==> job 2038: inputs <==
## clock
module clock(
    input clk,
    input rst,
    input adjust, up, up_ten,
    input h24, world_clock,
    input usa, england, spain,
    input sw_stopwatch,
    input sw_timer,
    input sw_alarm_set,
    input btn_stp_start,
    input btn_stp_reset,
    input btn_alarm_toggle,
    input btn_alarm_stop,
    output [7:0] seg_data, seg_com, seg7,
    output am, pm,
    output led4, led6, led8, 
    output LCD_RS, LCD_RW, LCD_E,
    output [7:0] LCD_DATA,
    output [3:0] rgb_r,
    output piezo_out 
    );
Settings: LEC_CHECK=0, ABC_AREA=0, CAP_MARGIN=25, CORE_MARGIN=7, CORE_UTILIZATION=42, CTS_CLUSTER_SIZE=59, GPL_ROUTABILITY_DRIVEN=1, PLACE_DENSITY_LB_ADDON=0.06, SLEW_MARGIN=15; clock period 18.5 ns.
run.sh (not shown) runs the stock make flow with config.mk's settings and CLKGATE_MAP_FILE=.
==> inputs of job 9448, as changes to job 2038 <==
Settings changed: ABC_AREA 0 to 1, CAP_MARGIN 25 to 10, CORE_MARGIN 7 to 2, CORE_UTILIZATION 42 to 72, CTS_CLUSTER_SIZE 59 to 96, GPL_ROUTABILITY_DRIVEN 1 to unset, PLACE_DENSITY_LB_ADDON 0.06 to unset, SLEW_MARGIN 15 to 20.
==> flow/constraint.sdc (replaced) <==
create_clock -name core_clock -period 10.4 [get_ports {clk}]
set_input_delay 2.0800 -clock core_clock [delete_from_list [all_inputs] [get_ports {clk}]]
set_output_delay 2.0800 -clock core_clock [all_outputs]
set_load 0.01 [all_outputs]
==> results <==
item	job 9448	job 2038
Status	finished with violations	no timing/DRC/antenna violations
Reasons for failing layout checks	negative setup slack	-
Critical path launch point type	register	input port
Combinational share of cell area	47.1%	53.6%
Synthesized-area fraction occupied by ao, oa, aoi and oai cells	14.6%	21.5%
Max FO, Critical Path	5	13
Number of diodes	1	0
Via-per-instance ratio	6.70	5.86
Initial antenna violation count	2	0
Length of the first detailed-routing pass in iterations	15	7
Count of fill cells added during filler insertion	1296	4833
Vertical die size	175 µm	238 µm
Seq share, synth	36.5%	36.5%
Area after DPL	23700 µm²	22300 µm²
Final sum of negative setup slack	-11980 ps	0 ps
Number of clock buffers inserted by TritonCTS	31	38
Cells after Synth	2940	2493
Met2 demand-to-capacity share in global routing	77.5%	33.8%
Total via count in the routed design	24.7k	19.0k
Headroom to the max-slew limit	18.4%	29.2%
# placed instances	3583	3164
CP Class	register to output port	input port to output port
Multi-input combinational cell count	2113	2015
Routed wire per std cell	21.2 µm	19.3 µm


==> v23: inputs <==
Starting RTL as in the previous note.
make LEC_CHECK=0 ABC_AREA=0 CAP_MARGIN=35 CORE_MARGIN=2 CORE_UTILIZATION=34 CTS_CLUSTER_SIZE=27 HOLD_SLACK_MARGIN=0.06 PLACE_DENSITY_LB_ADDON=0.08 SETUP_SLACK_MARGIN=2.79 SLEW_MARGIN=20 TNS_END_PERCENT=70 finish   # period 11.1 ns
==> v6 (differences from v23) <==
ABC_AREA = default   (was 0)
CAP_MARGIN = 20   (was 35)
CORE_UTILIZATION = 52   (was 34)
CTS_CLUSTER_SIZE = default   (was 27)
HOLD_SLACK_MARGIN = default   (was 0.06)
PLACE_DENSITY_LB_ADDON = default   (was 0.08)
SETUP_SLACK_MARGIN = default   (was 2.79)
TNS_END_PERCENT = default   (was 70)
==> flow/constraint.sdc (replaced) <==
create_clock -name core_clock -period 11.5 [get_ports {clk}]
set_input_delay 2.3000 -clock core_clock [delete_from_list [all_inputs] [get_ports {clk}]]
set_output_delay 2.3000 -clock core_clock [all_outputs]
set_load 0.01 [all_outputs]
==> v27 (differences from v23) <==
ABC_AREA = default   (was 0)
CAP_MARGIN = 20   (was 35)
CORE_UTILIZATION = 10   (was 34)
CTS_CLUSTER_SIZE = default   (was 27)
HOLD_SLACK_MARGIN = default   (was 0.06)
PLACE_DENSITY_LB_ADDON = default   (was 0.08)
SETUP_SLACK_MARGIN = default   (was 2.79)
TNS_END_PERCENT = default   (was 70)
==> flow/constraint.sdc (replaced) <==
create_clock -name core_clock -period 22.0 [get_ports {clk}]
set_input_delay 4.4000 -clock core_clock [delete_from_list [all_inputs] [get_ports {clk}]]
set_output_delay 4.4000 -clock core_clock [all_outputs]
set_load 0.01 [all_outputs]
==> impl_metrics.py <==
# Synthesis and PnR figures
metrics = {
    "sta": {
        "postLayoutSetupSlackWorst_ns": -1.29,
        "finalSetupViolations": 7,
    },
    "detailed_routing": {
        "vias": 20200,
        "drt_iter0_drc": 1471,
        "wl_met1_microns": 32600,
    },
    "run_status": {
        "so.violations": "setup timing",
        "status": "finished with violations",
    },
    "layout": {
        "fillers": 6128,
    },
    "worst_setup_path": {
        "arrival_ns": 10.17,
    },
    "global_route": {
        "gr-usage-all-layers_pct": 21.7,
    },
}
The numbers above come from v23.

==> impl_metrics.py <==
# Synthesis and PnR figures
metrics = {
    "run_status": {
        "so.violations": "setup timing",
        "status": "finished with violations",
    },
    "sta": {
        "finalSetupViolations": 7,
        "postLayoutSetupSlackWorst_ns": -0.781,
    },
    "detailed_routing": {
        "drt-vias-per-instance": 6.07,
        "wl_met1_microns": 28000,
        "vias": 20400,
    },
    "layout": {
        "fillers": 3345,
    },
    "worst_setup_path": {
        "arrival_ns": 9.98,
    },
}
The numbers above come from v6.

==> impl_metrics.py <==
# Synthesis and PnR figures
metrics = {
    "worst_setup_path": {
        "arrival_ns": 14.94,
    },
    "detailed_routing": {
        "vias": 19200,
        "drt_iter0_drc": 1827,
        "antenna_cells": 2,
    },
    "global_route": {
        "gr-usage-all-layers_pct": 6.17,
    },
    "run_status": {
        "status": "finished clean",
    },
    "sta": {
        "finalSetupViolations": 0,
        "postLayoutSetupSlackWorst_ns": 2.66,
    },
    "layout": {
        "fillers": 24100,
    },
}
The numbers above come from v27.



==> 08-15: inputs <==
clock again, from the RTL that the note above started with.
make LEC_CHECK=0 ABC_AREA=0 CAP_MARGIN=20 CORE_ASPECT_RATIO=1.13 CORE_MARGIN=2 CORE_UTILIZATION=17 CTS_CLUSTER_DIAMETER=95 CTS_CLUSTER_SIZE=32 GPL_ROUTABILITY_DRIVEN=1 GPL_TIMING_DRIVEN=0 MAX_ROUTING_LAYER=met4 MIN_ROUTING_LAYER=met2 PLACE_DENSITY_LB_ADDON=0.06 SETUP_SLACK_MARGIN=0.77 SLEW_MARGIN=30 finish   # period 13.3 ns
==> 06-06: changes against 08-15 <==
Settings changed: ABC_AREA 0 to not set, CORE_ASPECT_RATIO 1.13 to not set, CORE_UTILIZATION 17 to 52, CTS_CLUSTER_DIAMETER 95 to not set, CTS_CLUSTER_SIZE 32 to not set, GPL_ROUTABILITY_DRIVEN 1 to not set, GPL_TIMING_DRIVEN 0 to not set, MAX_ROUTING_LAYER met4 to not set, MIN_ROUTING_LAYER met2 to not set, PLACE_DENSITY_LB_ADDON 0.06 to not set, SETUP_SLACK_MARGIN 0.77 to not set, SLEW_MARGIN 30 to 20.
==> flow/constraint.sdc (replaced) <==
create_clock -name core_clock -period 11.3 [get_ports {clk}]
set_input_delay 2.2600 -clock core_clock [delete_from_list [all_inputs] [get_ports {clk}]]
set_output_delay 2.2600 -clock core_clock [all_outputs]
set_load 0.01 [all_outputs]
==> 08-11: changes against 08-15 <==
Settings changed: ABC_AREA 0 to 1, CORE_ASPECT_RATIO 1.13 to not set, CORE_UTILIZATION 17 to 71, CTS_CLUSTER_DIAMETER 95 to 206, CTS_CLUSTER_SIZE 32 to not set, GPL_ROUTABILITY_DRIVEN 1 to not set, GPL_TIMING_DRIVEN 0 to not set, MAX_ROUTING_LAYER met4 to not set, MIN_ROUTING_LAYER met2 to not set, PLACE_DENSITY set to 0.35, PLACE_DENSITY_LB_ADDON 0.06 to not set, SETUP_SLACK_MARGIN 0.77 to -0.83, SLEW_MARGIN 30 to 20, TNS_END_PERCENT set to 80.
==> flow/constraint.sdc (replaced) <==
create_clock -name core_clock -period 10.3 [get_ports {clk}]
set_input_delay 2.0600 -clock core_clock [delete_from_list [all_inputs] [get_ports {clk}]]
set_output_delay 2.0600 -clock core_clock [all_outputs]
set_load 0.01 [all_outputs]
==> comparison <==
Via count: 06-06 < 08-11 < 08-15.
Design area: 08-15 > 06-06 > 08-11.
In 08-11 the core utilization is higher than in 08-15, by 66 points.
Against 08-11, the cell count of 06-06 is lower by 8.1%.
The highest clock skew belongs to 08-15, the lowest to 08-11.
Of 06-06 and 08-11, 08-11 has the higher critical path depth (gap 33).
08-11 finished but failed the layout checks on negative setup slack. 08-15 produced a clean layout. 06-06 finished but failed the layout checks on negative setup slack.
==> figures <==
| metric | 08-15 | 06-06 | 08-11 |
|---|---|---|---|
| Area share, top type | 35.4% | 35.4% | 35.5% |
| Endpoints failing setup | 0 | 7 | 7 |
| Post-layout instance count excluding filler cells | 4369 | 3397 | 3697 |
| Area of the multi-input gates | 14000 um2 | 13500 um2 | 12200 um2 |
| Clock buf count | 29 | 45 | 43 |
| Worst path required time | 10640 ps | 9040 ps | 8240 ps |
| Share of the clock period used by the worst path after layout | 98.6% | 109% | 119% |
| Inserted Clock Buffers | 28 | 35 | 31 |
| Weighted congestion at the end of routability-driven global placement | 0.931 | 1.01 | 1.10 |
| Post-route standard cell area excluding fillers | 27300 um2 | 26500 um2 | 26000 um2 |
| Result of the run | no timing/DRC/antenna violations | failed layout checks | failed layout checks |
| Reasons for failing layout checks | - | negative setup slack | negative setup slack |
| Non-clock buffer count | 303 | 397 | 329 |


==> run K: inputs <==
clock again, from the RTL that the note above started with.
## clock
module clock(
    input clk,
    input rst,
    input adjust, up, up_ten,
    input h24, world_clock,
    input usa, england, spain,
    input sw_stopwatch,
    input sw_timer,
    input sw_alarm_set,
    input btn_stp_start,
    input btn_stp_reset,
    input btn_alarm_toggle,
    input btn_alarm_stop,
    output [7:0] seg_data, seg_com, seg7,
    output am, pm,
    output led4, led6, led8, 
    output LCD_RS, LCD_RW, LCD_E,
    output [7:0] LCD_DATA,
    output [3:0] rgb_r,
    output piezo_out 
    );
Settings: LEC_CHECK=0, CAP_MARGIN=20, CORE_MARGIN=2, CORE_UTILIZATION=72, CTS_CLUSTER_DIAMETER=28, CTS_CLUSTER_SIZE=43, PLACE_DENSITY_LB_ADDON=0.21, SETUP_SLACK_MARGIN=3.45, SLEW_MARGIN=20; clock period 11.7 ns.
==> inputs of run E, as changes to run K <==
- CORE_ASPECT_RATIO: unset -> 0.99
- CORE_MARGIN: 2 -> 5
- CORE_UTILIZATION: 72 -> 42
- CTS_CLUSTER_DIAMETER: 28 -> unset
- CTS_CLUSTER_SIZE: 43 -> unset
- GPL_ROUTABILITY_DRIVEN: unset -> 0
- PLACE_DENSITY_LB_ADDON: 0.21 -> unset
- SETUP_SLACK_MARGIN: 3.45 -> unset
- TNS_END_PERCENT: unset -> 65
==> flow/constraint.sdc (replaced) <==
create_clock -name core_clock -period 13.5 [get_ports {clk}]
set_input_delay 2.7000 -clock core_clock [delete_from_list [all_inputs] [get_ports {clk}]]
set_output_delay 2.7000 -clock core_clock [all_outputs]
set_load 0.01 [all_outputs]
==> inputs of run A, as changes to run K <==
- ABC_AREA: unset -> 1
- CORE_UTILIZATION: 72 -> 65
- CTS_CLUSTER_DIAMETER: 28 -> unset
- CTS_CLUSTER_SIZE: 43 -> unset
- PLACE_DENSITY_LB_ADDON: 0.21 -> unset
- SETUP_SLACK_MARGIN: 3.45 -> unset
==> flow/constraint.sdc (replaced) <==
create_clock -name core_clock -period 12.4 [get_ports {clk}]
set_input_delay 2.4800 -clock core_clock [delete_from_list [all_inputs] [get_ports {clk}]]
set_output_delay 2.4800 -clock core_clock [all_outputs]
set_load 0.01 [all_outputs]
==> notes <==
Run E finished clean. Run K failed in global routing (5_1_grt) with GRT-0232. Run A went through all stages and came out clean.
In run A the synthesized cell count is larger than in run E, by 18%.
In run A the via count is larger than in run E, by about 14%.
Against run E, the worst setup slack of run A is worse by 0.15 ns.
Against run A, the cell area of run E is smaller by about 2.4%.
In area after synthesis, run K and run E do not differ.
In run A the non-clock buffer count is higher than in run E, by 46.
Die size: run K is lower than run A (about 9%).
Against run A, the core utilization of run E is lower by 30 points.
In run A the count of clock-buffer cells in the layout is lower than in run E, by 4.


==> build 97: inputs <==
Starting RTL as in the previous note.
## clock
module clock(
    input clk,
    input rst,
    input adjust, up, up_ten,
    input h24, world_clock,
    input usa, england, spain,
    input sw_stopwatch,
    input sw_timer,
    input sw_alarm_set,
    input btn_stp_start,
    input btn_stp_reset,
    input btn_alarm_toggle,
    input btn_alarm_stop,
    output [7:0] seg_data, seg_com, seg7,
    output am, pm,
    output led4, led6, led8, 
    output LCD_RS, LCD_RW, LCD_E,
    output [7:0] LCD_DATA,
    output [3:0] rgb_r,
    output piezo_out 
    );
Settings: LEC_CHECK=0, ABC_AREA=1, CAP_MARGIN=20, CORE_ASPECT_RATIO=0.56, CORE_MARGIN=2, CORE_UTILIZATION=68, CTS_CLUSTER_DIAMETER=255, CTS_CLUSTER_SIZE=17, GPL_ROUTABILITY_DRIVEN=1, HOLD_SLACK_MARGIN=-0.07, PLACE_DENSITY=0.82, SETUP_SLACK_MARGIN=1.5, SLEW_MARGIN=20; clock period 13.5 ns.
==> build 55: changes against build 97 <==
ABC_AREA = default   (was 1)
CORE_ASPECT_RATIO = default   (was 0.56)
CORE_UTILIZATION = 40   (was 68)
CTS_CLUSTER_DIAMETER = default   (was 255)
CTS_CLUSTER_SIZE = default   (was 17)
GPL_ROUTABILITY_DRIVEN = default   (was 1)
HOLD_SLACK_MARGIN = default   (was -0.07)
PLACE_DENSITY = default   (was 0.82)
SETUP_SLACK_MARGIN = default   (was 1.5)
==> flow/constraint.sdc (replaced) <==
create_clock -name core_clock -period 20.0 [get_ports {clk}]
set_input_delay 4.0000 -clock core_clock [delete_from_list [all_inputs] [get_ports {clk}]]
set_output_delay 4.0000 -clock core_clock [all_outputs]
set_load 0.01 [all_outputs]
==> results <==
- Build 97 completed without violations. Build 55 ran to the end with no violations.
- In build 55 the clock-buffer cell count is higher than in build 97, by 11.
- In flip-flop count, build 97 and build 55 do not differ.
- Of build 55 and build 97, build 97 has the higher worst hold slack (gap 0.025 ns).
- Against build 97, the register-to-register slack of build 55 is higher by 6.6 ns.
- Of build 55 and build 97, build 97 has the higher first-iteration DRC count (gap 63%, measured against build 97).
- Against build 97, the design area of build 55 is smaller by 5.3%.
- Of build 97 and build 55, build 97 has the higher utilization (gap 36 points).
==> figures <==
Count of cell instances traversed by the critical path: build 55 38; build 97 79
CP bufs+invs: build 55 5; build 97 15
Die outline height: build 55 233.4 um; build 97 135.6 um
Result of the run: build 55 no timing/DRC/antenna violations; build 97 no timing/DRC/antenna violations
Multiplexer share of the synthesized area: build 55 3.161%; build 97 0.04760%
Total number of nets in the final design: build 55 2,638; build 97 3,271
Top cell type's share of synthesized area: build 55 35.42%; build 97 35.46%
Setup slack, reg-to-reg: build 55 15.27 ns; build 97 8.63 ns
Start point of the critical path: build 55 usa; build 97 u_counter.cur_h_ten[1]
Number of standard cells after synthesis: build 55 2,493; build 97 2,940
Standard-cell row count: build 55 84; build 97 48
Tool warnings: build 55 67; build 97 65
Sequential cell area in the final layout: build 55 7684 um^2; build 97 7690 um^2
